Design microprocessor, start of the top module:
module microprocessor(clk, rst, outputPorts, inputPorts, imem_addr, imem_data, dmem_addr, dmem_we, dmem_wdata, dmem_rdata);
Size in the first run: about 1,300 flip-flops, roughly 130 I/O pins, about 65,000 um^2 of cells after synthesis.
clock: 2.79 ns
lec_check: 0
abc_area: 1
cap_margin: 20
core_margin: 2
core_utilization: 72
cts_cluster_size: 58
place_density_lb_addon: 0.04
setup_slack_margin: 0.79
slew_margin: 20
run.sh (not shown) runs the stock make flow with config.mk's settings and CLKGATE_MAP_FILE=.
The starting point ended with an error in global routing (5_1_grt).
==> next run, changes <==
- ABC_AREA: 1 -> unset
- CORE_UTILIZATION: 72 -> 31
- CTS_CLUSTER_SIZE: 58 -> unset
- PLACE_DENSITY_LB_ADDON: 0.04 -> unset
- SETUP_SLACK_MARGIN: 0.79 -> unset
- clock period: 2.79 -> 8.17 ns (I/O delays scaled with it)
Result:
- The new run went through all stages and came out clean
- synthesized area came out lower by about 3%
- die area came out higher by 120%
- synthesized cell count came out lower by 35%
==> next run, changes <==
- CORE_UTILIZATION: 31 -> 40
- clock period: 8.17 -> 4.57 ns (I/O delays scaled with it)
=> The new run finished clean; register-to-register slack is worse by 3.0 ns; design area stays flat; count of clock-buffer cells in the layout goes down by 21; power goes up by 75%; wire length goes down by 1.9%; global-route usage goes up by 5.6 points; setup slack is worse by 2.8 ns.


== job 8613 ==
microprocessor again, from the RTL that the note above started with.
export LEC_CHECK = 0
export ABC_AREA = 1
export CAP_MARGIN = 25
export CELL_PAD_IN_SITES_GLOBAL_PLACEMENT = 3
export CORE_MARGIN = 2
export CORE_UTILIZATION = 54
export CTS_CLUSTER_DIAMETER = 371
export CTS_CLUSTER_SIZE = 73
export MAX_ROUTING_LAYER = met4
export SLEW_MARGIN = 35
create_clock -name core_clock -period 4.95 [get_ports {clk}]
The flow ended early for job 8613: it failed with a tool error in global placement without I/O.
Setup changes, job 8613 to job 363
Settings: changing SLEW_MARGIN from 35 to 20; changing CAP_MARGIN from 25 to 20; removing CELL_PAD_IN_SITES_GLOBAL_PLACEMENT (formerly 3); changing CORE_UTILIZATION from 54 to 40; removing MAX_ROUTING_LAYER (formerly met4); removing CTS_CLUSTER_DIAMETER (formerly 371); setting GPL_ROUTABILITY_DRIVEN to 0 for the first time; removing CTS_CLUSTER_SIZE (formerly 73); changing the clock period (ns, I/O delays scaled along) from 4.95 to 6.0.
### Flow results
- Job 363: all stages complete, timing, DRC and antenna checks passed
- Placement row count in job 363 vs job 8613: up 21
- Diff job 8613 -> job 363: y dimension of the die rose by 16%; floorplan-stage core utilization fell by 14 points; core area rose by 43000 um2.
- [compare] base=job 8613 new=job 363: portion of the post-synthesis area used by sequential elements held, number of instances in the synthesized netlist held, horizontal die dimension went up 16%, synthesis-stage register bit count held.
- Compared to job 8613, job 363 has die size 43000 um2 higher.
### job 363 -> job 6586
Settings: removing GPL_ROUTABILITY_DRIVEN (formerly 0); changing CORE_UTILIZATION from 40 to 65; removing ABC_AREA (formerly 1); changing the clock period (ns, I/O delays scaled along) from 6.0 to 2.61.
Results
- Job 6586 reports a lower hold slack than job 363 does.
- Changes observed in job 6586 relative to job 363: post-route minimum period lost 0.51 ns; count of buffering cells on the critical path with inverters included picked up an extra 1; length in cells of the worst reg-to-reg path lost 1; clock-cell share of area lost 0.64 points; combinational power share picked up an extra 2.9 points.
- On job 6586: summed area of non-filler cells in the final layout is about 6% higher than what job 363 gave.
- Slowest stage cell on the critical path = fa_2: job 6586; slowest stage cell on the critical path = fa_1: job 363
- Relative to job 363, average routed wire per standard cell has increased by about 22% in job 6586.
- Although it ran to completion, job 6586 produced a layout that fails the final checks because of setup timing.
Relative to job 6586, the following input files were edited for job 8689:
Settings: ABC_AREA: unset -> 0; CORE_UTILIZATION: 65 -> 70; SETUP_SLACK_MARGIN: unset -> 0.73; CTS_CLUSTER_SIZE: unset -> 58; the clock period (ns, I/O delays scaled along): 2.61 -> 2.79.
Results
- Area fraction in full adders, half adders and majority gates delta (job 8689 -> job 6586): insignificant
- For job 8689, the flow was terminated by a tool error in global routing and produced no final design.
- Worst slack at placement on job 8689 is up relative to job 6586.
- The half-perimeter wire length of the detailed placement result was comparable across job 6586 and job 8689.
- Re core outline area: job 8689 is 6700 um2 down on job 6586.
- Compared with job 6586, in job 8689 final weighted congestion in routability-driven placement about even; compound-gate portion of the synthesized area about even; die area fell 7.1%; number of placed instances with taps included fell 2.0%.
--- input diff job 8689..job 5477 ---
Settings: removing SETUP_SLACK_MARGIN (formerly 0.73); changing ABC_AREA from 0 to 1.
- Final checks on job 5477, whose flow otherwise completed, came back failing, citing setup timing.
- When job 5477 is measured against job 8689, its chip area estimate from yosys synthesis turns out about 3% higher.
- Relative to job 8689, number of standard cells reported by yosys increased by about 55% in job 5477.
- Job 5477 ended with less count of cells resized by post-cts repair than job 8689.
- Diff job 8689 -> job 5477: area after detailed placement has increased, synthesized cell count has increased.


Starting RTL as in the previous note.
// microprocessor
module microprocessor(clk, rst, outputPorts, inputPorts, imem_addr, imem_data, dmem_addr, dmem_we, dmem_wdata, dmem_rdata);
make LEC_CHECK=0 ABC_AREA=1 CAP_MARGIN=15 CELL_PAD_IN_SITES_GLOBAL_PLACEMENT=1 CORE_MARGIN=2 CORE_UTILIZATION=40 CTS_CLUSTER_DIAMETER=44 CTS_CLUSTER_SIZE=93 GPL_ROUTABILITY_DRIVEN=1 GPL_TIMING_DRIVEN=0 HOLD_SLACK_MARGIN=0.03 MAX_ROUTING_LAYER=met4 MIN_ROUTING_LAYER=met2 SETUP_SLACK_MARGIN=-0.15 SLEW_MARGIN=25 finish   # period 6.0 ns
The starting point aborted during 5_1_grt on GRT-0116.
Rerun with:
==> flow/config.mk (replaced) <==
export PLATFORM = sky130hd
export DESIGN_NAME = microprocessor
export DESIGN_NICKNAME = microprocessor
export VERILOG_FILES = /design/flow/design.v
export SDC_FILE = /design/flow/constraint.sdc
export NUM_CORES = 4
export LEC_CHECK = 0
export ABC_AREA = 1
export CAP_MARGIN = 20
export CORE_MARGIN = 2
export CORE_UTILIZATION = 70
export CTS_CLUSTER_SIZE = 58
export HOLD_SLACK_MARGIN = 0.29
export PLACE_DENSITY_LB_ADDON = 0.27
export SLEW_MARGIN = 20
==> flow/constraint.sdc (replaced) <==
create_clock -name core_clock -period 2.79 [get_ports {clk}]
set_input_delay 0.5580 -clock core_clock [delete_from_list [all_inputs] [get_ports {clk}]]
set_output_delay 0.5580 -clock core_clock [all_outputs]
set_load 0.01 [all_outputs]
With this change the flow ran to the end with violations: setup timing; area after synthesis is unchanged; die size falls by 42%; synthesized cell count is unchanged.
Rerun with:
--- a/flow/config.mk
+++ b/flow/config.mk
@@ -7,3 +7,3 @@
 export LEC_CHECK = 0
-export ABC_AREA = 1
+export ABC_AREA = 0
 export CAP_MARGIN = 20
@@ -11,5 +11,5 @@
 export CORE_UTILIZATION = 70
-export CTS_CLUSTER_SIZE = 58
-export HOLD_SLACK_MARGIN = 0.29
-export PLACE_DENSITY_LB_ADDON = 0.27
+export CTS_CLUSTER_SIZE = 56
+export PLACE_DENSITY_LB_ADDON = 0.0
+export SETUP_SLACK_MARGIN = 0.84
 export SLEW_MARGIN = 20
==> flow/constraint.sdc (replaced) <==
create_clock -name core_clock -period 2.87 [get_ports {clk}]
set_input_delay 0.5740 -clock core_clock [delete_from_list [all_inputs] [get_ports {clk}]]
set_output_delay 0.5740 -clock core_clock [all_outputs]
set_load 0.01 [all_outputs]
Result:
- The changed run stopped in 5_1_grt with ODB-0269
- die area is lower by 2.9%
- synthesized cell count falls by 35%
- area after synthesis drops by 2.9%
Rerun with:
==> flow/config.mk (replaced) <==
export PLATFORM = sky130hd
export DESIGN_NAME = microprocessor
export DESIGN_NICKNAME = microprocessor
export VERILOG_FILES = /design/flow/design.v
export SDC_FILE = /design/flow/constraint.sdc
export NUM_CORES = 4
export LEC_CHECK = 0
export CAP_MARGIN = 20
export CORE_MARGIN = 2
export CORE_UTILIZATION = 68
export PLACE_DENSITY = 0.66
export SLEW_MARGIN = 20
export TNS_END_PERCENT = 90
==> flow/constraint.sdc (replaced) <==
create_clock -name core_clock -period 4.87 [get_ports {clk}]
set_input_delay 0.9740 -clock core_clock [delete_from_list [all_inputs] [get_ports {clk}]]
set_output_delay 0.9740 -clock core_clock [all_outputs]
set_load 0.01 [all_outputs]
Result:
- This time the run completed without violations
- synthesized area is unchanged
- die size rose by a few percent
- synthesized cell count stays the same


## job 4580
microprocessor again, from the RTL that the note above started with.
make LEC_CHECK=0 ABC_AREA=0 CAP_MARGIN=20 CORE_MARGIN=2 CORE_UTILIZATION=70 CTS_CLUSTER_SIZE=58 PLACE_DENSITY_LB_ADDON=0.0 SETUP_SLACK_MARGIN=0.79 SLEW_MARGIN=20 finish   # period 2.79 ns
Job 4580: ODB-0269 in global routing (5_1_grt) -> run aborted
#### Input delta (job 2892 over job 4580)
- changing ABC_AREA from 0 to 1
- removing CTS_CLUSTER_SIZE (formerly 58)
- removing SETUP_SLACK_MARGIN (formerly 0.79)
- setting MAX_ROUTING_LAYER to met4 for the first time
- setting GPL_ROUTABILITY_DRIVEN to 1 for the first time
- removing PLACE_DENSITY_LB_ADDON (formerly 0.0)
- changing CORE_UTILIZATION from 70 to 40
- changing the clock period (ns, I/O delays scaled along) from 2.79 to 6.0
Results
- Job 2892 finished all stages; the layout is clean.
- Going from job 4580 to job 2892, synthesized chip area reported by yosys grew by a few percent.
- Between job 2892 and job 4580, the number of top-level pins figures differ only marginally.
- On multiplexer share of the synthesized area: job 2892 sits below job 4580.
- Job 2892 vs job 4580: number of buffers added by the clock tree synthesis step up by a few percent
- Main combinational cell family by area after synthesis = multiplexers: job 4580; main combinational cell family by area after synthesis = AND-OR/OR-AND gates: job 2892
- Taking job 4580 as the reference point, the synthesized netlist net count of job 2892 rises by 2575.
- Diff job 2892 and job 4580: number of cells in Yosys stat lower in job 4580
- Job 2892 does worse than job 4580 on die area.
- Job 2892 gives more synthesized-area fraction occupied by ao, oa, aoi and oai cells than job 4580 did.
- Xor/xnor cell area share of the yosys netlist: job 2892 vs job 4580 down 0.73 points
For job 8253, these inputs were changed with respect to job 2892:
- an added CTS_CLUSTER_DIAMETER of 371
- a change of SLEW_MARGIN from 20 to 35
- an added CELL_PAD_IN_SITES_GLOBAL_PLACEMENT of 3
- a deleted ABC_AREA that had been 1
- a deleted GPL_ROUTABILITY_DRIVEN that had been 1
- a change of CORE_UTILIZATION from 40 to 54
- a change of the clock period (ns, I/O delays scaled along) from 6.0 to 4.95
Notes after the runs:
- Iteration-0 DRC count of the detailed router on job 8253 is down relative to job 2892.
- When job 8253 is set beside job 2892, its number of clock buffers in the layout turns out to be about 8% smaller.
- Job 8253: area after synthesis lower than job 2892
- Job 8253 ended up with myData.flagZ as its capture point of the critical path; job 2892 ended up with dmem_we.
- | wire length of the first global-routing pass | job 8253 vs job 2892 | better |
- Per the comparison of job 8253 with job 2892, static leakage power decreased by about 7% relative to the old numbers; longest individual stage delay on the worst path now smaller; cell area moved down; final cell utilization of the core went up 17 points; required time at the worst-slack endpoint increased 0.89 ns.
- As far as post-synthesis share of cell area spent on full adders, half adders and majority gates is concerned, job 2892 and job 8253 perform about the same.
What job 739 does differently from job 8253 at the input level:
- CTS_CLUSTER_DIAMETER removed (was 371)
- CORE_UTILIZATION changed from 54 to 72
- CELL_PAD_IN_SITES_GLOBAL_PLACEMENT changed from 3 to 1
- CTS_CLUSTER_SIZE newly set to 47
- TNS_END_PERCENT newly set to 35
- ABC_AREA newly set to 0
- SETUP_SLACK_MARGIN newly set to 0.34
- PLACE_DENSITY newly set to 0.93
- GPL_ROUTABILITY_DRIVEN newly set to 1
- MAX_ROUTING_LAYER removed (was met4)
- the clock period (ns, I/O delays scaled along) changed from 4.95 to 3.18
==> comparison <==
Of job 8253 and job 739, only job 8253 finishes the flow clean. To summarise job 739: no stage aborted, but the layout did not pass its checks, failing on negative setup slack. Delta (job 739 minus job 8253): fraction of power consumed by the clock network now sits lower; first-iteration DRC count moved up; shortest clock period the worst path allows after layout shrank by 0.80 ns. On via-per-instance ratio: between job 8253 and job 739, it ends up higher for job 739. Route | job 739 vs job 8253 | wire longer in job 739. Job 739 against job 8253: setup slack now sits lower, slew at the pin closest to its max-slew limit now sits higher, number of clock buffer instances in the layout now sits higher, switching part of the total power now sits at about the same level.


microprocessor again, from the RTL that the note above started with.
Design microprocessor, start of the top module:
module microprocessor(clk, rst, outputPorts, inputPorts, imem_addr, imem_data, dmem_addr, dmem_we, dmem_wdata, dmem_rdata);
	parameter BUS_SIZE = 32;
	parameter DIR_SIZE = BUS_SIZE;
	parameter OPC_SIZE = BUS_SIZE; 
	parameter DIR_SIZE_INTERNAL = 5;  
	input clk;
	input rst;
	input [1:0] inputPorts;
	output [7:0] outputPorts;
	output [7:0] imem_addr;
	input [31:0] imem_data;
	output [7:0] dmem_addr;
	output dmem_we;
	output [31:0] dmem_wdata;
	input [31:0] dmem_rdata;
	wire MemaReg;
	wire rst_n;
	wire enWrSram;
	wire [2 : 0] ALUSelector;
	wire enWriteMemory;
	wire branch;
	wire jump;
	wire enablePC;
	wire fteALU;
	wire regDst;
	wire [OPC_SIZE - 1 : 0] opCode;
	wire flagZ;
	wire [1:0] dirSelPC;
	wire [BUS_SIZE - 1 : 0] outMemory;
	wire [BUS_SIZE - 1 : 0] DRB_reg_file;
	wire [BUS_SIZE - 1 : 0] ALU_res;	
	assign rst_n = rst;
	data_path #(.BUS_SIZE(BUS_SIZE), .DIR_SIZE(DIR_SIZE)) myData(
		.opCode(opCode),
		.MemaReg(MemaReg),
		.enWrSram(enWrSram),
		.ALUSelector(ALUSelector),
		.enablePC(enablePC),
		.fteALU(fteALU),
		.clk(clk),
		.rst(rst_n),
		.regDst(regDst),
		.dirSelPC(dirSelPC),
		.flagZ(flagZ),
		.ALU_res_memory(ALU_res),
		.outMemory_memory(outMemory),
		.DRB_reg_file_memory(DRB_reg_file),
		.imem_addr(imem_addr),
  ...
Settings: LEC_CHECK=0, CAP_MARGIN=0, CELL_PAD_IN_SITES_DETAIL_PLACEMENT=0, CORE_ASPECT_RATIO=0.96, CORE_MARGIN=2, CORE_UTILIZATION=71, CTS_CLUSTER_DIAMETER=270, CTS_CLUSTER_SIZE=15, GPL_ROUTABILITY_DRIVEN=1, MIN_ROUTING_LAYER=met1, SETUP_SLACK_MARGIN=-0.16, SLEW_MARGIN=20, TNS_END_PERCENT=75; clock period 3.24 ns.
The baseline completed and failed the layout checks on negative setup slack.
Rerun with:
- CAP_MARGIN: 0 -> 30
- CORE_UTILIZATION: 71 -> 66
- CTS_CLUSTER_SIZE: 15 -> not set
- SETUP_SLACK_MARGIN: -0.16 -> not set
- clock period: 3.24 -> 3.32 ns (I/O delays scaled with it)
After rerunning: The new run finished with negative setup slack left. Hold slack stays flat. Clock skew falls by 0.025 ns. Critical path depth is lower by 1. Power climbs by 9.4%. Flip-flop count does not change. Utilization is lower by 3.6 points. Final area increases by 2.9%. Setup slack gets better by 0.054 ns. Sequential share of layout area fell by 1.5 points. First-iteration DRC count drops by 16%.
Rerun with:
- ABC_AREA: not set -> 1
- CAP_MARGIN: 30 -> 0
- CORE_UTILIZATION: 66 -> 70
- CTS_CLUSTER_DIAMETER: 270 -> 221
- clock period: 3.32 -> 2.81 ns (I/O delays scaled with it)
After rerunning: The changed run completed, yet does not pass: negative setup slack. Power went up by a quarter to a third. Worst setup slack gets better by 0.18 ns. Final area went up by a few percent. Clock power went up by about a fifth. Synthesized cell count went up by well over a third.
Rerun with:
- ABC_AREA: 1 -> not set
- CORE_UTILIZATION: 70 -> 66
- CTS_CLUSTER_DIAMETER: 221 -> 270
- SETUP_SLACK_MARGIN: not set -> -0.16
- clock period: 2.81 -> 2.9 ns (I/O delays scaled with it)
Effect: The new run finished but fails on negative setup slack. Die area climbs by 2.9%. Non-clock buffer count drops by 75. Wire length came out lower by 21%. Via count decreases by 29%. Setup slack gets worse by 0.52 ns. Final area went down by 3.5%. Critical path depth goes down by 3. Count of clock-buffer cells in the layout grows by 2. Sequential power is lower by about 4%. Utilization drops by 5.6 points.
Rerun with:
- ABC_AREA: not set -> 0
- CORE_UTILIZATION: 66 -> 70
- CTS_CLUSTER_DIAMETER: 270 -> 221
- SETUP_SLACK_MARGIN: -0.16 -> 0.81
- clock period: 2.9 -> 2.81 ns (I/O delays scaled with it)
Outcome:
- The new run aborted during global routing (5_1_grt)
- synthesized cell count stays the same
- die size goes down by 5.6%
- area after synthesis is unchanged
Power is estimated from default activity; no workload was simulated.
